`design.v`:
```
module modQ(clock, rst, start, inp, done, b_mod_out);
parameter n = 25;
input clock;
input rst;
input start;
input [n-1:0] inp;               
output reg done;
output reg [11:0] b_mod_out;
localparam [n-1:0] Q = 25'd3329;
reg busy;
reg [n-1:0] b;
wire [n-1:0] inp_capture = inp[n-1] == 1'b0 ? inp : ~inp + 1'b1;
reg  [4:0] r_shift;
reg  [9:0] temp_val;
always @(*)
begin
    if(inp_capture <= 25'd6912)
        begin r_shift = 5'd12; temp_val = 10'd2; end
    else if(inp_capture < 25'd51067)
        begin r_shift = 5'd13; temp_val = 10'd3; end
    else if(inp_capture < 25'd1025410)
        begin r_shift = 5'd14; temp_val = 10'd5; end
    else if(inp_capture < 25'd7575243)
        begin r_shift = 5'd15; temp_val = 10'd10; end
    else
        begin r_shift = 5'd19; temp_val = 10'd158; end
end
wire [n-1:0] s_val = (inp_capture >> r_shift) * temp_val;
wire [n-1:0] sQ    = s_val * Q;
wire [n-1:0] b_val = inp[n-1] == 1'b1 ? inp + sQ : inp - sQ;
always @(posedge clock)
begin
    if(rst)
        begin
        busy <= 1'b0;
        done <= 1'b0;
        end
    else
        begin
        done <= 1'b0;
        if(start)
            begin
            b <= b_val;
            busy <= 1'b1;
            end
        else if(busy)
            begin
            if(b[n-1])
                b <= b + Q;
            else if(b >= Q)
                b <= b - Q;
            else
                begin
                b_mod_out <= b[11:0];
                busy <= 1'b0;
                done <= 1'b1;
                end
            end
        end
end
endmodule
module jmod(clock, rst, start, j, t, jmod_out, ack);
parameter n = 4;
input clock;
input rst;
input start;
input [n:0] j;
input [n:0] t;
output reg [n:0] jmod_out;
output reg ack;
reg busy;
reg [n:0] w3;    
always @(posedge clock)
begin
    if(rst)
        begin
        busy <= 1'b0;
        ack <= 1'b0;
        end
    else
        begin
        ack <= 1'b0;
        if(start)
            begin
            w3 <= j - t;
            busy <= 1'b1;
            end
        else if(busy)
            begin
            if(w3[n])
                begin
                jmod_out <= w3 + t;
                busy <= 1'b0;
                ack <= 1'b1;
                end
            else
                w3 <= w3 - t;
            end
        end
end
endmodule
module index_GEN(j, t, i, jmod, tprev, index1, index2);
input [4:0] j;
input [4:0] t;
input [4:0] i;
input [4:0] jmod;
input [4:0] tprev;
output [4:0] index1;
output [4:0] index2;
wire [4:0] w1 = t - j;
wire w5 = w1[3] | ~(|w1);
wire w8 = |(i - 5'd2);
wire [4:0] w10 = w8 ? (jmod + tprev) : (j * 2);
assign index1 = w5 ? w10 : j;
assign index2 = index1 + t;
endmodule
module TW_gen(clock, rst, start, j, i, N, tw_ack, TW_out);
input clock;
input rst;
input start;
input [4:0] j;
input [4:0] i;
input [4:0] N;
output tw_ack;
output [11:0] TW_out;
wire [4:0] sel;
wire sel_ack;
wire [4:0] w1 = j << i;
wire [4:0] w2 = N >> i;
jmod REDC(clock, rst, start, w1, w2, sel, sel_ack);
reg g_busy;
reg g_done;
reg [4:0] count;
reg [15:0] G;
always @(posedge clock)
begin
    if(rst)
        begin
        g_busy <= 1'b0;
        g_done <= 1'b0;
        end
    else
        begin
        g_done <= 1'b0;
        if(sel_ack)
            begin
            G <= 16'd1;
            count <= sel;
            g_busy <= 1'b1;
            end
        else if(g_busy)
            begin
            if(count == 5'd0)
                begin
                g_busy <= 1'b0;
                g_done <= 1'b1;
                end
            else
                begin
                G <= (G << 5) + (G << 3);    
                count <= count - 1'b1;
                end
            end
        end
end
modQ MOD1(clock, rst, g_done, {9'b0, G}, tw_ack, TW_out);
endmodule
module BUFunit(clock, rst, start, u_inp, v_inp, tw_inp, x1_out, x2_out, ack);
parameter n = 25;
input clock;
input rst;
input start;
input [11:0] u_inp;
input [11:0] v_inp;
input [11:0] tw_inp;
output [11:0] x1_out;
output [11:0] x2_out;
output ack;
reg [n-1:0] w1, w3;
reg go;
reg busy, have1, have2;
wire d1, d2;
wire [n-1:0] w2 = {13'b0, u_inp} - {13'b0, v_inp};
always @(posedge clock)
begin
    if(start)
        begin
        w1 <= {13'b0, u_inp} + {13'b0, v_inp};
        w3 <= w2 * {13'b0, tw_inp};
        end
end
modQ MOD1(clock, rst, go, w1, d1, x1_out);
modQ MOD2(clock, rst, go, w3, d2, x2_out);
assign ack = busy & (have1 | d1) & (have2 | d2);
always @(posedge clock)
begin
    if(rst)
        begin
        go <= 1'b0;
        busy <= 1'b0;
        have1 <= 1'b0;
        have2 <= 1'b0;
        end
    else
        begin
        go <= start;
        if(go)
            begin
            busy <= 1'b1;
            have1 <= 1'b0;
            have2 <= 1'b0;
            end
        else if(ack)
            busy <= 1'b0;
        else
            begin
            if(d1) have1 <= 1'b1;
            if(d2) have2 <= 1'b1;
            end
        end
end
endmodule
module dualPortMemory(clock, load, load_data, rd_en, wr_en, addr1, addr2,
                      data_in1, data_in2, data_out1, data_out2, mem_flat);
input clock;
input load;
input [95:0] load_data;
input rd_en;
input wr_en;
input [2:0] addr1;
input [2:0] addr2;
input [11:0] data_in1;
input [11:0] data_in2;
output reg [11:0] data_out1;
output reg [11:0] data_out2;
output [95:0] mem_flat;
reg [11:0] NTT_RAM [0:7];
genvar g;
generate
    for(g = 0; g < 8; g = g + 1)
    begin : flat
        assign mem_flat[12*g +: 12] = NTT_RAM[g];
    end
endgenerate
integer k;
always @(posedge clock)
begin
    if(load)
        begin
        for(k = 0; k < 8; k = k + 1)
            NTT_RAM[k] <= load_data[12*k +: 12];
        end
    else if(wr_en)
        begin
        NTT_RAM[addr1] <= data_in1;
        NTT_RAM[addr2] <= data_in2;
        end
    if(rd_en)
        begin
        data_out1 <= NTT_RAM[addr1];
        data_out2 <= NTT_RAM[addr2];
        end
end
endmodule
module NTT_Controller(clock, rst, in_valid, in_ready, out_valid, load,
                      i, j, N, t, tprev, start1, idx_ack, start2, tw_ack,
                      start3, buf_ack, rd_en, wr_en);
parameter n = 5;
input clock;
input rst;
input in_valid;
output in_ready;
output out_valid;
output load;
output reg [n-1:0] i;
output reg [n-1:0] j;
output [n-1:0] N;
output reg [n-1:0] t;
output reg [n-1:0] tprev;
output start1;
input idx_ack;
output start2;
input tw_ack;
output start3;
input buf_ack;
output rd_en;
output wr_en;
localparam S_IDLE  = 4'b0000;
localparam S_STAGE = 4'b1001;
localparam S_BFLY  = 4'b0001;
localparam S_IDX   = 4'b0010;
localparam S_READ  = 4'b0011;
localparam S_TW    = 4'b0100;
localparam S_BUF   = 4'b0101;
localparam S_WRITE = 4'b0110;
localparam S_NEXT  = 4'b1000;
localparam S_DONE  = 4'b1010;
reg [3:0] state;
assign N         = 5'd8;
assign in_ready  = (state == S_IDLE) | (state == S_DONE);
assign out_valid = (state == S_DONE);
assign load      = in_ready & in_valid;
assign start1    = (state == S_BFLY) & (j < 5'd4);
assign rd_en     = (state == S_READ);
assign start2    = (state == S_READ);
assign start3    = (state == S_TW) & tw_ack;
assign wr_en     = (state == S_WRITE);
always @(posedge clock)
begin
    if(rst)
        state <= S_IDLE;
    else
        case(state)
        S_IDLE, S_DONE:
            if(in_valid)
                begin
                i <= 5'd0;
                j <= 5'd0;
                t <= 5'd4;
                tprev <= 5'd0;
                state <= S_STAGE;
                end
            else
                state <= S_IDLE;
        S_STAGE:
            if(i < 5'd3)
                state <= S_BFLY;
            else
                state <= S_DONE;
        S_BFLY:
            if(j < 5'd4)
                state <= S_IDX;
            else
                state <= S_NEXT;
        S_IDX:
            if(idx_ack)
                state <= S_READ;
        S_READ:
            state <= S_TW;
        S_TW:
            if(tw_ack)
                state <= S_BUF;
        S_BUF:
            if(buf_ack)
                state <= S_WRITE;
        S_WRITE:
            begin
            j <= j + 1'b1;
            state <= S_BFLY;
            end
        S_NEXT:
            begin
            tprev <= t;
            t <= t >> 1;
            i <= i + 1'b1;
            j <= 5'd0;
            state <= S_STAGE;
            end
        default:
            state <= S_IDLE;
        endcase
end
endmodule
module NTT_8point(clock, rst, in_valid, in_ready, x_in, out_valid, y_out);
input clock;
input rst;
input in_valid;
output in_ready;
input [95:0] x_in;
output out_valid;
output [95:0] y_out;
wire [4:0] i, j, N, t, tprev;
wire load, start1, start2, start3, rd_en, wr_en;
wire idx_ack, tw_ack, buf_ack;
wire [4:0] jmod_out, index1, index2;
wire [11:0] u_inp, v_inp, TW_out, x1_out, x2_out;
wire [95:0] mem_flat;
NTT_Controller CON1(clock, rst, in_valid, in_ready, out_valid, load,
                    i, j, N, t, tprev, start1, idx_ack, start2, tw_ack,
                    start3, buf_ack, rd_en, wr_en);
jmod JMOD1(clock, rst, start1, j, t, jmod_out, idx_ack);
index_GEN BUFINDEX1(j, t, i, jmod_out, tprev, index1, index2);
dualPortMemory MEM1(clock, load, x_in, rd_en, wr_en, index1[2:0], index2[2:0],
                    x1_out, x2_out, u_inp, v_inp, mem_flat);
TW_gen TWIDDLE1(clock, rst, start2, j, i, N, tw_ack, TW_out);
BUFunit BUF1(clock, rst, start3, u_inp, v_inp, TW_out, x1_out, x2_out, buf_ack);
assign y_out[12*0 +: 12] = mem_flat[12*0 +: 12];
assign y_out[12*1 +: 12] = mem_flat[12*4 +: 12];
assign y_out[12*2 +: 12] = mem_flat[12*2 +: 12];
assign y_out[12*3 +: 12] = mem_flat[12*6 +: 12];
assign y_out[12*4 +: 12] = mem_flat[12*1 +: 12];
assign y_out[12*5 +: 12] = mem_flat[12*5 +: 12];
assign y_out[12*6 +: 12] = mem_flat[12*3 +: 12];
assign y_out[12*7 +: 12] = mem_flat[12*7 +: 12];
endmodule
```
`run.sh`:
```
#!/bin/bash
# the make line also repeats each setting of config.mk as NAME=value (left out here)
make -C /OpenROAD-flow-scripts/flow DESIGN_CONFIG=/design/flow/config.mk WORK_HOME=/design/flow/orfs CLKGATE_MAP_FILE= finish
```
`config.mk`:
```
export PLATFORM = sky130hd
export DESIGN_NAME = NTT_8point
export DESIGN_NICKNAME = NTT_8point
export VERILOG_FILES = /design/flow/design.v
export SDC_FILE = /design/flow/constraint.sdc
export NUM_CORES = 4
export LEC_CHECK = 0
export CAP_MARGIN = 5
export CORE_MARGIN = 2
export CORE_UTILIZATION = 22
export CTS_CLUSTER_SIZE = 62
export SLEW_MARGIN = 20
```
`constraint.sdc`:
```
create_clock -name core_clock -period 15.8 [get_ports {clock}]
set_input_delay 3.1600 -clock core_clock [delete_from_list [all_inputs] [get_ports {clock}]]
set_output_delay 3.1600 -clock core_clock [all_outputs]
set_load 0.01 [all_outputs]
```
==> reports/summary.txt, run 1 <==
outcome: no timing/DRC/antenna violations
synth-to-layout area growth: 16.14%
Mux cell area share: 0.06449
max-slew violation count: 0
CTS tree: yes
Detail Route Antenna Nets: 0
FF-to-FF setup slack: 1.62 ns
Synth Flop Type: edfxtp_1
fillcell total: 18010
XOR/XNOR Area Share: 0.07492
Slew HR: 0.2496
Unique cell types: 102
Largest stage delay, worst path: 0.69 ns
Startpoint Class: flip-flop
top cells by count, synth: inv_1 (502), nand2_1 (364), ha_1 (345)
drt pass-1 iters: 6
largest net degree at the start of global routing: 71
final hold violations: 0
area share of the largest cell type after synthesis: 0.2520
ys async rst share: 0
Simple Share, Synth: 0.1387
total global-route track usage: 0.1194
count leader, synth: inv_1
cells on worst reg2reg path: 52
Top non-seq family: adder cells
drt drc: 0
Adder Area Share: 0.2608
Clock Tree Buf Depth: 3
Fmax: 0.07050 GHz
Die W: 417.7 microns
fin nets: 4895
Worst Setup SP: BUF1.w3[1]$_DFFE_PP_
Synth Seq Share: 0.2658
# clock sinks: 342
minimum clock period: 14.18 ns
CP Data Required Time: 16.10 ns
Synthesis Warnings: 6
Rows: 151
crit path max-delay cell type: or4b_1
via/cell ratio: 4.565
reg-to-reg startpoint: BUF1.w3[1]$_DFFE_PP_
global route total overflow: 0
DIE AREA: 0.1745 sq mm
Chip Height: 417.7 microns
#FFs+latches synth: 342
fin cells: 6427
cell count along the critical path: 52
critical path class: reg -> reg
antenna violations before repair: 1
Clk Latency, worst-skew pair: 0.60 ns
Yosys chip area: 0.03766 sq mm
vias in the first global route: 29200
wire length of the first global-routing pass: 166600 microns
Worst Setup EP: BUF1.MOD2.b[24]$_DFFE_PP_
RR Endpoint: BUF1.MOD2.b[24]$_DFFE_PP_
CTS resizes: 0
final worst path period share: 0.8977
Max-Cap Viols: 0
count of library flops with an enable pin: 316
RSZ-0062 raised after global routing: false
mapped cell area: 0.03766 sq mm
CP delay by family, top: AND-OR/OR-AND gates
Core Util at FP: 0.2220
number of buffers inserted by hold repair at cts: 0
DPL Wire Length: 83670 microns
CP max FO: 11
WL per Instance: 16.59 microns
RePlAce Congestion: 0.9440
ao+oa area frac: 0.1217
Hold Startpoint: JMOD1.ack$_SDFF_PP0_
placed insts: 6350
Log Warnings: 71
total number of vias: 29340
syn avg cell area: 9.391 sq um
IO Pins: 197
ant diodes: 0
setup violators final: 0
IO buf count: 196
top cells, area: edfxtp_1 (25%), fa_1 (15%), ha_1 (11%), inv_1 (5.0%), xnor2_1 (4.6%)
setup_tns: 0 ns
final WL: 106600 microns
worst slew pin tran: 1.121 ns
CTS buffer count: 42
Synth Instances: 4010
Worst Hold Path EP: CON1.state[9]$_DFF_P_
Worst Skew: 0.07300 ns
initial DRC count: 2172
number of cells in Yosys stat: 4010
hold depth: 2
clk root buf: clkbuf_16
Hold WC Path Type: reg -> reg
Post CTS Setup Buffer Count: 0
CP Capture Type: flip-flop
CP Data Arrival Time: 14.49 ns
cell type with the largest total area: edfxtp_1
core area: 0.1697 sq mm
clk slew on worst S/H paths: 0.06 ns
Buf+Inv Stages, Crit Path: 6
htree depth: 2
metal layers:
layer | global-route usage | vias up | wire length (microns)
met3 | 0.01152 | 192 | 5318
met5 | 0 | - | 0
met1 | 0.1554 | 14380 | 45720
met2 | 0.1996 | 802 | 50340
li1 | - | 13960 | -
met4 | 0.05482 | 0 | 5272
cell type report:
cell class	count	area (sq um)	area share
clock buffer	56	1134	0.02592
tap	2218	2775	0.06345
inverter	503	1888	0.04317
multi-input combinational	3048	25370	0.5800
sequential	342	10010	0.2289
clock inverter	21	275.3	0.006294
timing repair buffer	239	2285	0.05224
per-stage QoR:
stage	setup slack [ns]	utilization	cell area, sq um	hold slack, ns
after CTS	1.645	0.2577	43720	0.4273
after floorplan	3.319	-	38030	0.4046
after global placement	1.886	0.2494	42310	0.4146
after detailed placement	1.694	0.2494	42310	0.4183
after global routing	0.6302	0.2578	43730	0.4373
final	1.616	0.2578	43730	0.4290
==> inputs of run 2 (changes only) <==
CAP_MARGIN = 10   (was 5)
CORE_UTILIZATION = 72   (was 22)
CTS_CLUSTER_SIZE = 61   (was 62)
HOLD_SLACK_MARGIN = -0.08   (was unset)
MAX_ROUTING_LAYER = met4   (was unset)
SETUP_SLACK_MARGIN = -0.42   (was unset)
SLEW_MARGIN = 35   (was 20)
clock period = 9.14 ns   (was 15.8 ns; I/O delays follow)
==> reports/summary.txt, run 2 <==
outcome: failed layout checks
Fail Reasons: setup timing
Top Usage Layer GRT: met2
CTS buffer count: 37 (-12%)
CP Capture Type: flip-flop
Worst Hold Path EP: CON1.state[8]$_DFF_P_
mapped cell area: 0.03766 sq mm (unchanged)
Synthesis Warnings: 6 (unchanged)
drt drc: 0 (unchanged)
routing usage on met3: 0.05527 (+0.04375)
IO Pins: 197 (unchanged)
cell type with the largest total area: edfxtp_1
Top non-seq family: adder cells
Log Warnings: 76 (+7.0%)
Slew HR: 0.3994 (+0.1497)
GR Util met1: 0.4693 (+0.3138)
fillcell total: 2613 (-85%)
Die W: 232.7 microns (-44%)
Worst Skew: 0.03838 ns (-0.03462 ns)
total global-route track usage: 0.4055 (+0.2861)
Buf+Inv Stages, Crit Path: 10 (+4)
Yosys chip area: 0.03766 sq mm (unchanged)
#FFs+latches synth: 342 (unchanged)
Gate Area: 0.02652 sq mm (+4.5%)
cells on worst reg2reg path: 50 (-3.8%)
top cells by count, synth: inv_1 (502), nand2_1 (364), ha_1 (345)
area share of the largest cell type after synthesis: 0.2520 (unchanged)
RR Endpoint: BUF1.MOD2.b[24]$_DFFE_PP_
Clock Tree Buf Depth: 3 (unchanged)
Synth Instances: 4010 (unchanged)
cell count along the critical path: 50 (-3.8%)
reg-to-reg startpoint: BUF1.w3[10]$_DFFE_PP_
vias in the first global route: 32450 (+11%)
Synth Flop Type: edfxtp_1
Hold Startpoint: CON1.state[8]$_DFF_P_
Setup WS post-layout: -3.077 ns (-4.693 ns)
# clock sinks: 342 (unchanged)
number of buffers inserted by hold repair at cts: 0 (unchanged)
initial DRC count: 3571 (+64%)
Detail Route Antenna Nets: 0 (unchanged)
Chip Height: 232.7 microns (-44%)
largest net degree at the start of global routing: 87 (+23%)
global route total overflow: 0 (unchanged)
Adder Area Share: 0.2608 (unchanged)
Hold WC Path Type: reg -> reg
wire length of the first global-routing pass: 167400 microns (+0.48%)
Unique cell types: 102 (unchanged)
CP max FO: 7 (-4)
Final Core Density: 0.8776 (+0.6198)
Fmax: 0.08185 GHz (+16%)
ys async rst share: 0 (unchanged)
CP delay by family, top: adder cells
antenna violations before repair: 2 (+1)
XOR/XNOR Area Share: 0.07492 (unchanged)
Worst Setup SP: BUF1.w3[10]$_DFFE_PP_
Mux cell area share: 0.06449 (unchanged)
setup violators final: 15 (+15)
Simple Share, Synth: 0.1387 (unchanged)
CP Data Required Time: 9.44 ns (-6.66 ns)
Startpoint Class: flip-flop
DIE AREA: 0.05415 sq mm (-69%)
final hold slack: 0.4778 ns (+0.04884 ns)
Max-Cap Viols: 0 (unchanged)
htree depth: 2 (unchanged)
count leader, synth: inv_1
DPL Wire Length: 78710 microns (-5.9%)
Core Util at FP: 0.7311 (+0.5091)
minimum clock period: 12.22 ns (-1.967 ns)
RSZ-0062 raised after global routing: true
clk root buf: clkbuf_16
CP most frequent cell: ha_1
CP Data Arrival Time: 12.52 ns (-1.97 ns)
met2 usage: 0.6835 (+0.4839)
number of cells in Yosys stat: 4010 (unchanged)
core area: 0.05151 sq mm (-70%)
crit path max-delay cell type: nor4_1
synth-to-layout area growth: 20.05%
CTS tree: yes
final WL: 116000 microns (+8.8%)
Rows: 83 (-45%)
count of library flops with an enable pin: 316 (unchanged)
critical path class: reg -> reg
Flop area: 0.01001 sq mm (unchanged)
top cells, area: edfxtp_1 (25%), fa_1 (15%), ha_1 (11%), inv_1 (5.0%), xnor2_1 (4.6%)
clk slew on worst S/H paths: 0.07 ns (about the same)
Worst Setup EP: BUF1.MOD2.b[24]$_DFFE_PP_
hold depth: 2 (unchanged)
ao+oa area frac: 0.1217 (unchanged)
fin nets: 5188 (+6.0%)
worst slew pin tran: 0.9010 ns (-0.2205 ns)
Largest stage delay, worst path: 0.74 ns (+0.05 ns)
syn avg cell area: 9.391 sq um (unchanged)
IO buf count: 196 (unchanged)
FF-to-FF setup slack: -3.08 ns (-4.69 ns)
Synth Seq Share: 0.2658 (unchanged)
via/cell ratio: 6.400 (+40%)
max-slew violation count: 0 (unchanged)
final worst path period share: 1.337 (+0.4390)
Clk Latency, worst-skew pair: 0.59 ns (about the same)
final hold violations: 0 (unchanged)
drt pass-1 iters: 14 (+8)
RePlAce Congestion: 0.9580 (+1.5%)
WL per Instance: 22.39 microns (+35%)
total number of vias: 33160 (+13%)
[run 2: through the flow]
stage / std cells / worst slack, ns / TNS (ns) / area [sq um]
after floorplan: 4109 / -2.100 / -12.57 / 38400
after global placement: 5065 / -1.892 / -16.35 / 42660
after detailed placement: 5066 / -2.182 / -19.38 / 42680
after CTS: 5151 / -2.115 / -17.61 / 44450
after global routing: 5180 / -3.339 / -28.01 / 45200
final: 5181 / -3.077 / -23.84 / 45210
[run 2: cell type report]
type / count / share of cell area
tap: 680 / 0.01882
clock buffer: 45 / 0.02228
clock inverter: 23 / 0.006643
antenna: 3 / 0.0001661
sequential: 342 / 0.2215
inverter: 503 / 0.04182
timing repair buffer: 537 / 0.1022
multi-input combinational: 3048 / 0.5866
[run 2: timing repair]
action	CTS	global route
endpoints found under the hold margin	0	0
buffers inserted	17	27
gates resized	56	96
gates cloned	0	0
pin swaps	24	52
endpoints found under the setup margin	13	15
[run 2: per-layer routing]
layer / vias to the layer above / part of all wire
met3: 715 / 0.091
li1: 14590 / -
met2: 2125 / 0.48
met5: - / 0
met4: 0 / 0.085
met1: 15730 / 0.35
==> inputs of run 3 (changes only) <==
CAP_MARGIN = 20   (was 10)
CORE_UTILIZATION = 40   (was 72)
CTS_CLUSTER_SIZE = unset   (was 61)
HOLD_SLACK_MARGIN = unset   (was -0.08)
MAX_ROUTING_LAYER = unset   (was met4)
SETUP_SLACK_MARGIN = unset   (was -0.42)
SLEW_MARGIN = 20   (was 35)
clock period = 9.94 ns   (was 9.14 ns; I/O delays follow)
==> reports/summary.txt, run 3 <==
count of library flops with an enable pin: 316 (unchanged)
Worst Setup SP: BUF1.w3[1]$_DFFE_PP_
Worst Setup EP: BUF1.MOD2.b[24]$_DFFE_PP_
Detail Route Antenna Nets: 0 (unchanged)
ao+oa area frac: 0.1217 (unchanged)
final worst path period share: 1.125 (-0.2112)
initial DRC count: 1792 (-50%)
clk slew on worst S/H paths: 0.07 ns (about the same)
IO Pins: 197 (unchanged)
IO buf count: 196 (unchanged)
via/cell ratio: 5.221 (-18%)
antenna violations before repair: 0 (-2)
reg-to-reg startpoint: BUF1.w3[1]$_DFFE_PP_
drt drc: 0 (unchanged)
number of buffers inserted by hold repair at cts: 0 (unchanged)
worst slew pin tran: 1.080 ns (+0.1793 ns)
outcome: failed layout checks
Synth Instances: 4010 (unchanged)
Die W: 310.8 microns (+34%)
ys async rst share: 0 (unchanged)
number of cells in Yosys stat: 4010 (unchanged)
Startpoint Class: flip-flop
largest net degree at the start of global routing: 66 (-24%)
Max-Cap Viols: 0 (unchanged)
RR Endpoint: BUF1.MOD2.b[24]$_DFFE_PP_
synth-to-layout area growth: 21.50%
drt pass-1 iters: 5 (-9)
hold depth: 2 (unchanged)
RePlAce Congestion: 0.8776 (-8.4%)
Fail Reasons: setup timing
fin area: 0.04576 sq mm (+1.2%)
Hold WC Path Type: reg -> reg
CP Capture Type: flip-flop
FF-to-FF setup slack: -1.25 ns (+1.83 ns)
fin nets: 5177 (-0.21%)
core area: 0.09333 sq mm (+81%)
Core Util at FP: 0.4035 (-0.3276)
DIE AREA: 0.09661 sq mm (+78%)
Setup WS post-layout: -1.247 ns (+1.830 ns)
cell type with the largest total area: edfxtp_1
Mux cell area share: 0.06449 (unchanged)
setup_tns: -6.908 ns (+16.94 ns)
fin cells: 5743 (+11%)
Synthesis Warnings: 6 (unchanged)
Rows: 112 (+35%)
Top non-seq family: adder cells
Simple Share, Synth: 0.1387 (unchanged)
clk root buf: clkbuf_16
CTS buffer count: 39 (+5.4%)
RSZ-0062 raised after global routing: true
final WL: 101700 microns (-12%)
Worst Hold Path EP: CON1.state[9]$_DFF_P_
WL per Instance: 17.71 microns (-21%)
top cells by count, synth: inv_1 (502), nand2_1 (364), ha_1 (345)
area share of the largest cell type after synthesis: 0.2520 (unchanged)
count leader, synth: inv_1
Worst Skew: 0.03398 ns (-0.004401 ns)
final hold violations: 0 (unchanged)
Final Core Density: 0.4903 (-0.3874)
wire length of the first global-routing pass: 162800 microns (-2.7%)
Fmax: 0.08939 GHz (+9.2%)
mapped cell area: 0.03766 sq mm (unchanged)
vias in the first global route: 30030 (-7.5%)
syn avg cell area: 9.391 sq um (unchanged)
global route total overflow: 0 (unchanged)
total global-route track usage: 0.2068 (-0.1987)
Clock Tree Buf Depth: 3 (unchanged)
DPL Wire Length: 78420 microns (-0.38%)
cell count along the critical path: 49 (-2.0%)
Clk Latency, worst-skew pair: 0.58 ns (about the same)
htree depth: 2 (unchanged)
Log Warnings: 74 (-2.6%)
#FFs+latches synth: 342 (unchanged)
setup violators final: 11 (-4)
cells on worst reg2reg path: 49 (-2.0%)
XOR/XNOR Area Share: 0.07492 (unchanged)
total number of vias: 29990 (-9.6%)
minimum clock period: 11.19 ns (-1.030 ns)
Largest stage delay, worst path: 0.57 ns (-0.17 ns)
Yosys chip area: 0.03766 sq mm (unchanged)
CP Data Arrival Time: 11.49 ns (-1.03 ns)
Synth Seq Share: 0.2658 (unchanged)
Chip Height: 310.8 microns (+34%)
top cells, area: edfxtp_1 (25%), fa_1 (15%), ha_1 (11%), inv_1 (5.0%), xnor2_1 (4.6%)
placed insts: 5640 (+11%)
crit path max-delay cell type: fa_1
Hold Startpoint: JMOD1.ack$_SDFF_PP0_
Unique cell types: 102 (unchanged)
Synth Flop Type: edfxtp_1
max-slew violation count: 0 (unchanged)
Slew HR: 0.2776 (-0.1217)
CP delay by family, top: adder cells
Buf+Inv Stages, Crit Path: 6 (-4)
critical path class: reg -> reg
CTS tree: yes
CP Data Required Time: 10.24 ns (+0.80 ns)
# clock sinks: 342 (unchanged)
CP max FO: 6 (-1)
Adder Area Share: 0.2608 (unchanged)
Post-DP Area: 0.04339 sq mm (+1.6%)
## run 3: routing by layer
| metal | wire length (microns) | GRT usage |
|---|---|---|
| met1 | 43780 | 0.2707 |
| met3 | 4495 | 0.02319 |
| met2 | 50210 | 0.3580 |
| met5 | 0 | 0 |
| met4 | 3196 | 0.06423 |
## run 3: per-stage QoR
step	hold WS [ns]	setup WS, ns
after floorplan	0.4046	-1.300
after global placement	0.4265	-1.223
after detailed placement	0.4432	-1.471
after CTS	0.4503	-1.165
after global routing	0.4833	-1.719
final	0.4413	-1.247
## run 3: layout make-up
| type | count | area (sq um) |
|---|---|---|
| Antenna cell | 1 | 2.502 |
| Clock buffer | 48 | 1030 |
| Clock inverter | 23 | 337.8 |
| Fill cell | 8772 | 47570 |
| Inverter | 503 | 1893 |
| Multi-Input combinational cell | 3048 | 26440 |
| Sequential cell | 342 | 10010 |
| Tap cell | 1254 | 1569 |
| Timing Repair Buffer | 524 | 4469 |
## run 3: timing repair
action | 4_1_cts | 5_1_grt
setup buffers | 23 | 9
hold endpoints to repair | 0 | 0
endpoints found under the setup margin | 12 | 13
pin swaps | 36 | 33
resized | 65 | 65
==> inputs of run 4 (changes only) <==
SETUP_SLACK_MARGIN = 1.86   (was unset)
clock period = 11.7 ns   (was 9.94 ns; I/O delays follow)
==> reports/summary.txt, run 4 <==
final worst path period share: 0.9824 (-0.1431)
cell type with the largest total area: edfxtp_1
# clock sinks: 342 (unchanged)
initial DRC count: 1700 (-5.1%)
ys async rst share: 0 (unchanged)
WL per Instance: 18.03 microns (+1.8%)
#FFs+latches synth: 342 (unchanged)
DIE AREA: 0.09661 sq mm (unchanged)
syn avg cell area: 9.391 sq um (unchanged)
final hold slack: 0.4247 ns (-0.01660 ns)
fin cells: 5605 (-2.4%)
Hold Startpoint: JMOD1.ack$_SDFF_PP0_
Worst Hold Path EP: CON1.state[9]$_DFF_P_
reg-to-reg startpoint: BUF1.w3[0]$_DFFE_PP_
Fmax: 0.08700 GHz (-2.7%)
top cells, area: edfxtp_1 (25%), fa_1 (15%), ha_1 (11%), inv_1 (5.0%), xnor2_1 (4.6%)
Unique cell types: 102 (unchanged)
setup violators final: 0 (-11)
drt drc: 0 (unchanged)
cell count along the critical path: 50 (+2.0%)
clk slew on worst S/H paths: 0.06 ns (about the same)
fin area: 0.04465 sq mm (-2.4%)
Core Util at FP: 0.4035 (unchanged)
CP Capture Type: flip-flop
Worst Skew: 0.03220 ns (-0.001785 ns)
Die W: 310.8 microns (unchanged)
Detail Route Antenna Nets: 0 (unchanged)
clk root buf: clkbuf_16
crit path max-delay cell type: fa_1
total number of vias: 29300 (-2.3%)
CP max FO: 5 (-1)
RR Endpoint: BUF1.MOD2.b[24]$_DFFE_PP_
XOR/XNOR Area Share: 0.07492 (unchanged)
IO buf count: 196 (unchanged)
global route total overflow: 0 (unchanged)
number of cells in Yosys stat: 4010 (unchanged)
hold depth: 2 (unchanged)
outcome: no timing/DRC/antenna violations
Chip Height: 310.8 microns (unchanged)
count leader, synth: inv_1
fillcell total: 8898 (+1.4%)
IO Pins: 197 (unchanged)
core area: 0.09333 sq mm (unchanged)
vias in the first global route: 29490 (-1.8%)
Synth Instances: 4010 (unchanged)
Adder Area Share: 0.2608 (unchanged)
fin nets: 5038 (-2.7%)
mapped cell area: 0.03766 sq mm (unchanged)
Max-Cap Viols: 0 (unchanged)
Yosys chip area: 0.03766 sq mm (unchanged)
Log Warnings: 74 (unchanged)
Buf+Inv Stages, Crit Path: 8 (+2)
placed insts: 5439 (-3.6%)
Post-DP Area: 0.04186 sq mm (-3.5%)
FF-to-FF setup slack: 0.21 ns (+1.45 ns)
final hold violations: 0 (unchanged)
worst slew pin tran: 1.063 ns (-0.01723 ns)
Startpoint Class: flip-flop
Top non-seq family: adder cells
CP most frequent cell: ha_4
CP delay by family, top: adder cells
RSZ-0062 raised after global routing: true
largest net degree at the start of global routing: 67 (+1.5%)
Mux cell area share: 0.06449 (unchanged)
drt pass-1 iters: 5 (unchanged)
Synth Seq Share: 0.2658 (unchanged)
Worst Setup EP: BUF1.MOD2.b[24]$_DFFE_PP_
Rows: 112 (unchanged)
total global-route track usage: 0.2047 (-0.002169)
Synthesis Warnings: 6 (unchanged)
ao+oa area frac: 0.1217 (unchanged)
CTS tree: yes
Worst Setup SP: BUF1.w3[0]$_DFFE_PP_
Largest stage delay, worst path: 0.60 ns (+0.03 ns)
critical path class: reg -> reg
CP Data Required Time: 12.01 ns (+1.77 ns)
Hold WC Path Type: reg -> reg
CTS buffer count: 39 (unchanged)
CP Data Arrival Time: 11.80 ns (+0.31 ns)
Clk Latency, worst-skew pair: 0.58 ns (about the same)
area share of the largest cell type after synthesis: 0.2520 (unchanged)
antenna violations before repair: 1 (+1)
minimum clock period: 11.49 ns (+0.3064 ns)
top cells by count, synth: inv_1 (502), nand2_1 (364), ha_1 (345)
htree depth: 2 (unchanged)
via/cell ratio: 5.228 (+0.12%)
Final Core Density: 0.4784 (-0.01183)
synth-to-layout area growth: 18.57%
Synth Flop Type: edfxtp_1
RePlAce Congestion: 0.8855 (+0.90%)
count of library flops with an enable pin: 316 (unchanged)
final WL: 101100 microns (-0.60%)
Clock Tree Buf Depth: 3 (unchanged)
cells on worst reg2reg path: 50 (+2.0%)
max-slew violation count: 0 (unchanged)
DPL Wire Length: 77290 microns (-1.4%)
Simple Share, Synth: 0.1387 (unchanged)
Slew HR: 0.2913 (+0.01366)
number of buffers inserted by hold repair at cts: 0 (unchanged)
wire length of the first global-routing pass: 159600 microns (-2.0%)
==> run 4: layout make-up <==
class                      count  area [sq um]  area share
multi-input combinational   3048         26450      0.5925
clock inverter                17         161.4    0.003615
clock buffer                  55          1107     0.02480
sequential                   342         10010      0.2242
timing repair buffer         385          3456     0.07739
inverter                     503          1891     0.04234
tap                         1254          1569     0.03514
antenna                        1         2.502  0.00005604
==> run 4: repair_timing <==
item / in CTS / in global routing
gates resized: 67 / 62
endpoints found under the hold margin: 0 / 0
setup endpoints to repair: 11 / 13
gates cloned: 0 / 0
setup buffers: 52 / 41
pin swaps: 79 / 61
==> run 4: layer usage <==
metal,up-vias,GRT usage,wire length [microns]
met5,-,0,12
met4,2,0.08256,4289
met3,185,0.02526,4205
met2,633,0.3493,48810
met1,14220,0.2631,43750
li1,14270,-,-
==> run 4: metrics by stage <==
stage	TNS (ns)	worst slack [ns]
floorplan	0	0.4597
global placement	0	0.1376
detailed placement	-0.02800	-0.02800
CTS	0	0.3504
global route	-0.3066	-0.2193
finish	0	0.2064
==> inputs of run 5 (changes only) <==
CAP_MARGIN = 40   (was 20)
CORE_UTILIZATION = 71   (was 40)
CTS_CLUSTER_SIZE = 40   (was unset)
SETUP_SLACK_MARGIN = unset   (was 1.86)
clock period = 9.6 ns   (was 11.7 ns; I/O delays follow)
==> reports/summary.txt, run 5 <==
outcome: failed layout checks
Fail Reasons: setup timing
final worst path period share: 1.244 (+0.2612)
Synth Flop Type: edfxtp_1
ao+oa area frac: 0.1217 (unchanged)
core area: 0.05255 sq mm (-44%)
Slew HR: 0.3815 (+0.09018)
Worst Skew: 0.03787 ns (+0.005669 ns)
Yosys chip area: 0.03766 sq mm (unchanged)
CP max FO: 6 (+1)
via/cell ratio: 6.255 (+20%)
Clock Tree Buf Depth: 3 (unchanged)
FF-to-FF setup slack: -2.34 ns (-2.54 ns)
max-slew violation count: 0 (unchanged)
area share of the largest cell type after synthesis: 0.2520 (unchanged)
XOR/XNOR Area Share: 0.07492 (unchanged)
Worst Setup SP: BUF1.w3[1]$_DFFE_PP_
top cells, area: edfxtp_1 (25%), fa_1 (15%), ha_1 (11%), inv_1 (5.0%), xnor2_1 (4.6%)
CTS tree: yes
antenna violations before repair: 3 (+2)
largest net degree at the start of global routing: 55 (-18%)
wire length of the first global-routing pass: 162800 microns (+2.0%)
Hold Startpoint: JMOD1.ack$_SDFF_PP0_
Worst Setup EP: BUF1.MOD2.b[24]$_DFFE_PP_
WL per Instance: 21.66 microns (+20%)
drt pass-1 iters: 6 (+1)
initial DRC count: 3147 (+85%)
RePlAce Congestion: 0.9444 (+6.7%)
Synth Seq Share: 0.2658 (unchanged)
CTS buffer count: 38 (-2.6%)
Unique cell types: 102 (unchanged)
IO Pins: 197 (unchanged)
# clock sinks: 342 (unchanged)
cell type with the largest total area: edfxtp_1
worst slew pin tran: 0.9199 ns (-0.1431 ns)
Buf+Inv Stages, Crit Path: 14 (+6)
RR Endpoint: BUF1.MOD2.b[24]$_DFFE_PP_
Startpoint Class: flip-flop
number of cells in Yosys stat: 4010 (unchanged)
count leader, synth: inv_1
critical path class: reg -> reg
total global-route track usage: 0.3771 (+0.1724)
Chip Height: 234.3 microns (-25%)
Rows: 84 (-25%)
Mux cell area share: 0.06449 (unchanged)
DIE AREA: 0.05490 sq mm (-43%)
#FFs+latches synth: 342 (unchanged)
hold depth: 2 (unchanged)
CP most frequent cell: inv_2
Final Core Density: 0.8649 (+0.3865)
syn avg cell area: 9.391 sq um (unchanged)
setup violators final: 14 (+14)
Fmax: 0.08377 GHz (-3.7%)
crit path max-delay cell type: fa_1
CP Data Required Time: 9.93 ns (-2.08 ns)
cell count along the critical path: 54 (+8.0%)
synth-to-layout area growth: 20.70%
Largest stage delay, worst path: 0.76 ns (+0.16 ns)
clk slew on worst S/H paths: 0.07 ns (about the same)
Top non-seq family: adder cells
CP Data Arrival Time: 12.26 ns (+0.46 ns)
final WL: 113200 microns (+12%)
fin nets: 5225 (+3.7%)
Clk Latency, worst-skew pair: 0.59 ns (about the same)
RSZ-0062 raised after global routing: true
global route total overflow: 0 (unchanged)
cells on worst reg2reg path: 54 (+8.0%)
vias in the first global route: 31770 (+7.7%)
Setup WS post-layout: -2.338 ns (-2.544 ns)
IO buf count: 196 (unchanged)
reg-to-reg startpoint: BUF1.w3[1]$_DFFE_PP_
ys async rst share: 0 (unchanged)
Hold WC Path Type: reg -> reg
CP delay by family, top: adder cells
Worst Hold Path EP: CON1.state[9]$_DFF_P_
Synthesis Warnings: 6 (unchanged)
Detail Route Antenna Nets: 0 (unchanged)
mapped cell area: 0.03766 sq mm (unchanged)
Synth Instances: 4010 (unchanged)
Die W: 234.3 microns (-25%)
final hold violations: 0 (unchanged)
Simple Share, Synth: 0.1387 (unchanged)
minimum clock period: 11.94 ns (+0.4444 ns)
DPL Wire Length: 76620 microns (-0.87%)
drt drc: 0 (unchanged)
Core Util at FP: 0.7166 (+0.3131)
CP Capture Type: flip-flop
count of library flops with an enable pin: 316 (unchanged)
Adder Area Share: 0.2608 (unchanged)
clk root buf: clkbuf_16
htree depth: 2 (unchanged)
top cells by count, synth: inv_1 (502), nand2_1 (364), ha_1 (345)
Max-Cap Viols: 0 (unchanged)
total number of vias: 32690 (+12%)
Log Warnings: 76 (+2.7%)
-- run 5: per-stage QoR --
stage          std cells  hold slack [ns]  setup slack [ns]  TNS, ns  instance area (sq um)
2_1_floorplan       4109           0.4046            -1.640   -7.717                  38400
3_3_place_gp        5093           0.4137            -1.448   -9.492                  42790
3_5_place_dp        5098           0.4184            -1.770   -12.01                  42860
4_1_cts             5197           0.4393            -1.552   -9.523                  44810
5_1_grt             5225           0.4678            -2.712   -23.52                  45450
6_report            5226           0.4368            -2.338   -19.07                  45450
-- run 5: repair_timing --
action                                  in CTS  in global routing
setup buffers                               32                 27
hold buffers                                 0                  0
gates resized                               83                 75
endpoints found under the setup margin      12                 14
cloned                                       0                  0
pin swaps                                   62                 34
-- run 5: final cells by class --
type	count	area, sq um
Antenna cell	2	5.005
Clock buffer	48	1030
Clock inverter	22	259.0
Fill cell	2831	7099
Inverter	503	1891
Multi-Input combinational cell	3048	26500
Sequential cell	342	10010
Tap cell	688	860.8
Timing Repair Buffer	573	4891
-- run 5: routing by layer --
metal  vias to the layer above  share of wire  GRT usage  routed length, microns
li1                      14640              -          -                       -
met1                     15670           0.36     0.4615                   40450
met2                      1847           0.48     0.6425                   54330
met3                       526          0.094    0.06347                   10610
met4                         2          0.069     0.1960                    7772
met5                         -        0.00016          0                      18
==> inputs of run 6 (changes only) <==
ABC_AREA = 0   (was unset)
CAP_MARGIN = 20   (was 40)
CORE_UTILIZATION = 72   (was 71)
CTS_CLUSTER_SIZE = 100   (was 40)
PLACE_DENSITY_LB_ADDON = 0.08   (was unset)
TNS_END_PERCENT = 10   (was unset)
clock period = 6.63 ns   (was 9.6 ns; I/O delays follow)
==> reports/summary.txt, run 6 <==
fillcell total: 2156 (-24%)
cells on worst reg2reg path: 55 (+1.9%)
Buf+Inv Stages, Crit Path: 14 (unchanged)
htree depth: 2 (unchanged)
count of library flops with an enable pin: 316 (unchanged)
ys async rst share: 0 (unchanged)
CTS buffer count: 39 (+2.6%)
#FFs+latches synth: 342 (unchanged)
fin nets: 5340 (+2.2%)
CP max FO: 5 (-1)
CP Capture Type: flip-flop
hold depth: 2 (unchanged)
number of cells in Yosys stat: 4010 (unchanged)
WL per Instance: 26.47 microns (+22%)
crit path max-delay cell type: xnor2_1
final WL: 141200 microns (+25%)
FF-to-FF setup slack: -5.52 ns (-3.18 ns)
Top non-seq family: adder cells
Fmax: 0.08232 GHz (-1.7%)
Setup WS post-layout: -5.517 ns (-3.179 ns)
ao+oa area frac: 0.1217 (unchanged)
Synth Instances: 4010 (unchanged)
Core Util at FP: 0.7311 (+0.01448)
clk slew on worst S/H paths: 0.06 ns (about the same)
CP Data Arrival Time: 12.53 ns (+0.27 ns)
clk root buf: clkbuf_16
placed insts: 5217 (+2.3%)
minimum clock period: 12.15 ns (+0.2092 ns)
Die W: 232.7 microns (-0.69%)
cell count along the critical path: 55 (+1.9%)
final worst path period share: 1.832 (+0.5886)
Clock Tree Buf Depth: 3 (unchanged)
Clk Latency, worst-skew pair: 0.61 ns (+0.02 ns)
Unique cell types: 102 (unchanged)
number of buffers inserted by hold repair at cts: 0 (unchanged)
drt drc: 0 (unchanged)
CTS tree: yes
synth-to-layout area growth: 23.36%
Yosys chip area: 0.03766 sq mm (unchanged)
fin cells: 5336 (+2.1%)
RePlAce Congestion: 0.9693 (+2.6%)
cell type with the largest total area: edfxtp_1
Largest stage delay, worst path: 0.67 ns (-0.09 ns)
Hold Startpoint: CON1.state[8]$_DFF_P_
Synth Flop Type: edfxtp_1
final hold slack: 0.4697 ns (+0.03284 ns)
worst slew pin tran: 1.358 ns (+0.4377 ns)
top cells, area: edfxtp_1 (25%), fa_1 (15%), ha_1 (11%), inv_1 (5.0%), xnor2_1 (4.6%)
Rows: 83 (-1.2%)
mapped cell area: 0.03766 sq mm (unchanged)
drt pass-1 iters: 9 (+3)
CP delay by family, top: adder cells
wire length of the first global-routing pass: 191600 microns (+18%)
# clock sinks: 342 (unchanged)
top cells by count, synth: inv_1 (502), nand2_1 (364), ha_1 (345)
XOR/XNOR Area Share: 0.07492 (unchanged)
reg-to-reg startpoint: BUF1.w3[1]$_DFFE_PP_
DIE AREA: 0.05415 sq mm (-1.4%)
Worst Skew: 0.04530 ns (+0.007428 ns)
Synth Seq Share: 0.2658 (unchanged)
area share of the largest cell type after synthesis: 0.2520 (unchanged)
total global-route track usage: 0.4559 (+0.07878)
CP Data Required Time: 7.01 ns (-2.92 ns)
Worst Hold Path EP: CON1.state[8]$_DFF_P_
setup violators final: 44 (+30)
RSZ-0062 raised after global routing: true
critical path class: reg -> reg
largest net degree at the start of global routing: 51 (-7.3%)
outcome: failed layout checks
Max-Cap Viols: 0 (unchanged)
Log Warnings: 75 (-1.3%)
Worst Setup SP: BUF1.w3[1]$_DFFE_PP_
Mux cell area share: 0.06449 (unchanged)
Detail Route Antenna Nets: 0 (unchanged)
core area: 0.05151 sq mm (-2.0%)
IO Pins: 197 (unchanged)
Worst Setup EP: BUF1.MOD2.b[22]$_DFFE_PP_
IO buf count: 196 (unchanged)
DPL Wire Length: 83530 microns (+9.0%)
global route total overflow: 0 (unchanged)
final hold violations: 0 (unchanged)
Startpoint Class: flip-flop
Hold WC Path Type: reg -> reg
Fail Reasons: setup timing
Adder Area Share: 0.2608 (unchanged)
count leader, synth: inv_1
initial DRC count: 5696 (+81%)
total number of vias: 36950 (+13%)
antenna violations before repair: 10 (+7)
max-slew violation count: 0 (unchanged)
Chip Height: 232.7 microns (-0.69%)
Simple Share, Synth: 0.1387 (unchanged)
Slew HR: 0.09069 (-0.2908)
via/cell ratio: 6.925 (+11%)
syn avg cell area: 9.391 sq um (unchanged)
vias in the first global route: 35930 (+13%)
RR Endpoint: BUF1.MOD2.b[22]$_DFFE_PP_
Synthesis Warnings: 6 (unchanged)
-- run 6: what timing repair did --
| item | in CTS | in global routing |
|---|---|---|
| buffers inserted | 29 | 14 |
| resized | 106 | 91 |
| pin swaps | 73 | 47 |
| setup endpoints to repair | 41 | 43 |
-- run 6: layout make-up --
type | instances | area [sq um] | share of cell area
multi-input cells | 3048 | 26650 | 0.5737
flip-flops and latches | 342 | 10010 | 0.2155
repair buffers | 687 | 5707 | 0.1228
inverters | 503 | 1896 | 0.04080
clock buffers | 48 | 1094 | 0.02354
well taps | 680 | 850.8 | 0.01831
clock inverters | 21 | 230.2 | 0.004956
diodes | 7 | 17.52 | 0.0003771
-- run 6: per-stage QoR --
| stage | setup TNS (ns) | area (sq um) | setup slack [ns] | utilization |
|---|---|---|---|---|
| global route | -103.39 | 46440 | -6.019 | 0.9016 |
| global placement | -66.86 | 43770 | -4.464 | 0.8498 |
| floorplan | -56.02 | 38380 | -4.611 | - |
| detailed placement | -74.20 | 43780 | -4.741 | 0.8499 |
| finish | -94.67 | 46460 | -5.517 | 0.9019 |
| CTS | -65.80 | 45820 | -4.576 | 0.8896 |
-- run 6: per-layer routing --
metal	vias to the layer above	routed length [microns]	share of wire	GRT usage
met5	-	171	0.0012	0
met4	8	14720	0.10	0.3217
met3	1306	18510	0.13	0.1083
met2	3535	64190	0.45	0.7649
met1	17220	43650	0.31	0.5120
li1	14880	-	-	-
==> inputs of run 7 (changes only) <==
ABC_AREA = unset   (was 0)
CORE_UTILIZATION = 66   (was 72)
CTS_CLUSTER_SIZE = unset   (was 100)
PLACE_DENSITY_LB_ADDON = unset   (was 0.08)
TNS_END_PERCENT = unset   (was 10)
clock period = 6.22 ns   (was 6.63 ns; I/O delays follow)
==> reports/summary.txt, run 7 <==
outcome: failed layout checks
Fail Reasons: setup timing
final hold violations: 0 (unchanged)
top cells by count, synth: inv_1 (502), nand2_1 (364), ha_1 (345)
drt pass-1 iters: 5 (-4)
top cells, area: edfxtp_1 (25%), fa_1 (15%), ha_1 (11%), inv_1 (5.0%), xnor2_1 (4.6%)
CP most frequent cell: ha_1
Simple Share, Synth: 0.1387 (unchanged)
cell count along the critical path: 49 (-11%)
vias in the first global route: 32830 (-8.6%)
Worst Setup SP: BUF1.w3[1]$_DFFE_PP_
number of cells in Yosys stat: 4010 (unchanged)
Die W: 242.9 microns (+4.4%)
IO Pins: 197 (unchanged)
fillcell total: 3075 (+43%)
Worst Skew: 0.03081 ns (-0.01449 ns)
final WL: 113900 microns (-19%)
Yosys chip area: 0.03766 sq mm (unchanged)
Synth Seq Share: 0.2658 (unchanged)
Synth Flop Type: edfxtp_1
IO buf count: 196 (unchanged)
Synth Instances: 4010 (unchanged)
Buf+Inv Stages, Crit Path: 10 (-4)
Largest stage delay, worst path: 0.52 ns (-0.15 ns)
area share of the largest cell type after synthesis: 0.2520 (unchanged)
total number of vias: 32930 (-11%)
Synthesis Warnings: 6 (unchanged)
RSZ-0062 raised after global routing: true
count leader, synth: inv_1
CP Capture Type: flip-flop
ao+oa area frac: 0.1217 (unchanged)
Flop area: 0.01001 sq mm (unchanged)
RePlAce Congestion: 0.9902 (+2.2%)
Chip Height: 242.9 microns (+4.4%)
global route total overflow: 0 (unchanged)
CTS tree: yes
Slew HR: 0.2612 (+0.1705)
DIE AREA: 0.05898 sq mm (+8.9%)
Detail Route Antenna Nets: 0 (unchanged)
via/cell ratio: 5.987 (-14%)
crit path max-delay cell type: fa_1
fin nets: 5430 (+1.7%)
Rows: 87 (+4.8%)
Clock Tree Buf Depth: 3 (unchanged)
Mux cell area share: 0.06449 (unchanged)
Setup WS post-layout: -5.286 ns (+0.2318 ns)
RR Endpoint: BUF1.MOD2.b[24]$_DFFE_PP_
fin area: 0.04837 sq mm (+4.1%)
mapped cell area: 0.03766 sq mm (unchanged)
Fmax: 0.08691 GHz (+5.6%)
Hold WC Path Type: reg -> reg
CTS buffer count: 41 (+5.1%)
XOR/XNOR Area Share: 0.07492 (unchanged)
Startpoint Class: flip-flop
CP max FO: 4 (-1)
syn avg cell area: 9.391 sq um (unchanged)
# clock sinks: 342 (unchanged)
htree depth: 2 (unchanged)
setup violators final: 40 (-9.1%)
#FFs+latches synth: 342 (unchanged)
reg-to-reg startpoint: BUF1.w3[1]$_DFFE_PP_
clk root buf: clkbuf_16
final worst path period share: 1.850 (+0.01759)
Gate Area: 0.02751 sq mm (+3.2%)
CP Data Arrival Time: 11.79 ns (-0.74 ns)
Worst Setup EP: BUF1.MOD2.b[24]$_DFFE_PP_
Hold Startpoint: JMOD1.ack$_SDFF_PP0_
final hold slack: 0.4343 ns (-0.03532 ns)
clk slew on worst S/H paths: 0.06 ns (about the same)
synth-to-layout area growth: 28.45%
Core Util at FP: 0.6678 (-0.06323)
WL per Instance: 20.70 microns (-22%)
cells on worst reg2reg path: 49 (-11%)
setup_tns: -81.78 ns (+12.89 ns)
minimum clock period: 11.51 ns (-0.6418 ns)
antenna violations before repair: 1 (-9)
drt drc: 0 (unchanged)
Top non-seq family: adder cells
ys async rst share: 0 (unchanged)
Worst Hold Path EP: CON1.state[9]$_DFF_P_
FF-to-FF setup slack: -5.29 ns (+0.23 ns)
Max-Cap Viols: 0 (unchanged)
largest net degree at the start of global routing: 86 (+69%)
core area: 0.05639 sq mm (+9.5%)
initial DRC count: 3028 (-47%)
DPL Wire Length: 81240 microns (-2.7%)
Unique cell types: 102 (unchanged)
Post-DP Area: 0.04440 sq mm (+1.4%)
max-slew violation count: 0 (unchanged)
critical path class: reg -> reg
worst slew pin tran: 1.104 ns (-0.2534 ns)
Final Core Density: 0.8578 (-0.04406)
cell type with the largest total area: edfxtp_1
hold depth: 2 (unchanged)
CP Data Required Time: 6.51 ns (-0.50 ns)
Clk Latency, worst-skew pair: 0.58 ns (-0.03 ns)
Adder Area Share: 0.2608 (unchanged)
CP delay by family, top: adder cells
total global-route track usage: 0.3604 (-0.09545)
Log Warnings: 76 (+1.3%)
count of library flops with an enable pin: 316 (unchanged)
wire length of the first global-routing pass: 170900 microns (-11%)
-- run 7: metrics by stage --
step | setup WS (ns) | std cells
detailed placement | -5.033 | 5325
global placement | -4.830 | 5325
finish | -5.286 | 5500
global route | -5.797 | 5500
floorplan | -5.020 | 4109
CTS | -4.937 | 5454
-- run 7: area by class of cell --
type                    count  share of cell area
flip-flops and latches    342              0.2070
well taps                 756             0.01956
diodes                      1          0.00005173
inverters                 503             0.03929
clock buffers              56             0.02470
clock inverters            19            0.005691
repair buffers            775              0.1351
multi-input cells        3048              0.5686
-- run 7: repair_timing --
item,in CTS,in global routing
cloned,1,0
buffers inserted,57,53
resized,150,201
hold buffers,0,0
endpoints found under the setup margin,44,48
pin swaps,142,171
-- run 7: routing by layer --
metal	share of wire	vias to the layer above	global-route usage
li1	-	15060	-
met1	0.38	15980	0.4565
met2	0.49	1538	0.6185
met3	0.074	352	0.05142
met4	0.053	0	0.1546
met5	0	-	0
==> inputs of run 8 (changes only) <==
CELL_PAD_IN_SITES_DETAIL_PLACEMENT = 1   (was unset)
CELL_PAD_IN_SITES_GLOBAL_PLACEMENT = 3   (was unset)
CORE_ASPECT_RATIO = 1.51   (was unset)
CORE_UTILIZATION = 40   (was 66)
CTS_CLUSTER_DIAMETER = 31   (was unset)
CTS_CLUSTER_SIZE = 100   (was unset)
GPL_TIMING_DRIVEN = 0   (was unset)
HOLD_SLACK_MARGIN = -0.01   (was unset)
MAX_ROUTING_LAYER = met4   (was unset)
MIN_ROUTING_LAYER = met2   (was unset)
TNS_END_PERCENT = 50   (was unset)
clock period = 12.0 ns   (was 6.22 ns; I/O delays follow)
==> reports/summary.txt, run 8 <==
WL per Instance: 23.58 microns (+14%)
cell count along the critical path: 51 (+4.1%)
antenna violations before repair: 0 (-1)
Final Core Density: 0.4945 (-0.3633)
Setup WS post-layout: -0.3589 ns (+4.927 ns)
count leader, synth: inv_1
Chip Height: 381.0 microns (+57%)
fin cells: 5800 (+5.5%)
Core Util at FP: 0.4024 (-0.2655)
final worst path period share: 1.030 (-0.8199)
Worst Hold Path EP: TWIDDLE1.MOD1.b_mod_out[9]$_DFFE_PP_
Rows: 138 (+59%)
number of cells in Yosys stat: 4010 (unchanged)
reg-to-reg startpoint: BUF1.w3[0]$_DFFE_PP_
Yosys chip area: 0.03766 sq mm (unchanged)
Synthesis Warnings: 6 (unchanged)
cell type with the largest total area: edfxtp_1
XOR/XNOR Area Share: 0.07492 (unchanged)
Largest stage delay, worst path: 0.62 ns (+0.10 ns)
fin nets: 5200 (-4.2%)
count of library flops with an enable pin: 316 (unchanged)
total number of vias: 43130 (+31%)
crit path max-delay cell type: fa_2
FF-to-FF setup slack: -0.36 ns (+4.93 ns)
setup violators final: 4 (-90%)
htree depth: 3 (+1)
ys async rst share: 0 (unchanged)
fin area: 0.04628 sq mm (-4.3%)
Hold Startpoint: TWIDDLE1.MOD1.b[9]$_DFFE_PP_
minimum clock period: 12.36 ns (+0.8534 ns)
Clock Tree Buf Depth: 3 (unchanged)
Max-Cap Viols: 0 (unchanged)
Post-DP Area: 0.04178 sq mm (-5.9%)
Synth Seq Share: 0.2658 (unchanged)
initial DRC count: 7154 (+140%)
Worst Setup SP: BUF1.w3[0]$_DFFE_PP_
Fail Reasons: setup timing
CP Data Arrival Time: 12.73 ns (+0.94 ns)
CP most frequent cell: ha_4
Mux cell area share: 0.06449 (unchanged)
DPL Wire Length: 106200 microns (+31%)
Log Warnings: 75 (-1.3%)
Adder Area Share: 0.2608 (unchanged)
DIE AREA: 0.09667 sq mm (+64%)
top cells, area: edfxtp_1 (25%), fa_1 (15%), ha_1 (11%), inv_1 (5.0%), xnor2_1 (4.6%)
ao+oa area frac: 0.1217 (unchanged)
Fmax: 0.08091 GHz (-6.9%)
Worst Setup EP: BUF1.MOD2.b[24]$_DFFE_PP_
CTS buffer count: 69 (+68%)
placed insts: 5570 (+4.6%)
max-slew violation count: 0 (unchanged)
CTS tree: yes
RR Endpoint: BUF1.MOD2.b[24]$_DFFE_PP_
drt drc: 0 (unchanged)
Detail Route Antenna Nets: 0 (unchanged)
Worst Skew: 0.03652 ns (+0.005707 ns)
final WL: 136800 microns (+20%)
total global-route track usage: 0.4402 (+0.07974)
CP delay by family, top: adder cells
Hold WC Path Type: reg -> reg
post-place setup slack: -2.388 ns (+2.645 ns)
hold depth: 0 (-2)
Simple Share, Synth: 0.1387 (unchanged)
RePlAce Congestion: 1.026 (+3.6%)
Synth Flop Type: edfxtp_1
Clk Latency, worst-skew pair: 0.67 ns (+0.09 ns)
outcome: failed layout checks
Startpoint Class: flip-flop
largest net degree at the start of global routing: 28 (-67%)
drt pass-1 iters: 6 (+1)
top cells by count, synth: inv_1 (502), nand2_1 (364), ha_1 (345)
global route total overflow: 0 (unchanged)
IO buf count: 196 (unchanged)
clk slew on worst S/H paths: 0.06 ns (about the same)
CP max FO: 4 (unchanged)
wire length of the first global-routing pass: 205300 microns (+20%)
Buf+Inv Stages, Crit Path: 9 (-1)
worst slew pin tran: 1.157 ns (+0.05267 ns)
syn avg cell area: 9.391 sq um (unchanged)
IO Pins: 197 (unchanged)
synth-to-layout area growth: 22.90%
cells on worst reg2reg path: 51 (+4.1%)
CP Data Required Time: 12.38 ns (+5.87 ns)
mapped cell area: 0.03766 sq mm (unchanged)
Synth Instances: 4010 (unchanged)
critical path class: reg -> reg
Unique cell types: 102 (unchanged)
via/cell ratio: 7.436 (+24%)
CP Capture Type: flip-flop
area share of the largest cell type after synthesis: 0.2520 (unchanged)
Slew HR: 0.2271 (-0.03406)
Top non-seq family: adder cells
core area: 0.09358 sq mm (+66%)
Die W: 253.7 microns (+4.5%)
final hold violations: 0 (unchanged)
vias in the first global route: 49260 (+50%)
#FFs+latches synth: 342 (unchanged)
# clock sinks: 342 (unchanged)
clk root buf: clkbuf_16
RSZ-0062 raised after global routing: true
run 8: timing repair:
| item | CTS | global route |
|---|---|---|
| cloned | 0 | 0 |
| gates resized | 146 | 86 |
| pin swaps | 78 | 94 |
| endpoints found under the setup margin | 11 | 9 |
| setup buffers | 73 | 35 |
| hold buffers | 0 | 0 |
run 8: per-stage QoR:
step	hold WS, ns	setup TNS [ns]
2_1_floorplan	0.4046	0
3_3_place_gp	0.4164	-12.49
3_5_place_dp	0.4164	-12.64
4_1_cts	0.4303	-0.3584
5_1_grt	0.4576	-1.988
6_report	0.4398	-0.5164
run 8: layout make-up:
type	instances	area (sq um)
sequential	342	10010
inverter	503	1903
antenna	3	7.507
buffer	211	877.1
clock inverter	49	668.1
fill	10630	47300
multi-input combinational	3048	26550
timing repair buffer	306	2913
tap	1260	1577
clock buffer	78	1780
run 8: routing by layer:
metal | GRT usage | wire (microns) | vias up
met2 | 0.5678 | 75490 | 12210
met5 | - | 0 | -
li1 | - | - | 14530
met1 | - | 0 | 15140
met4 | 0.1122 | 14520 | 0
met3 | 0.4740 | 46790 | 1248
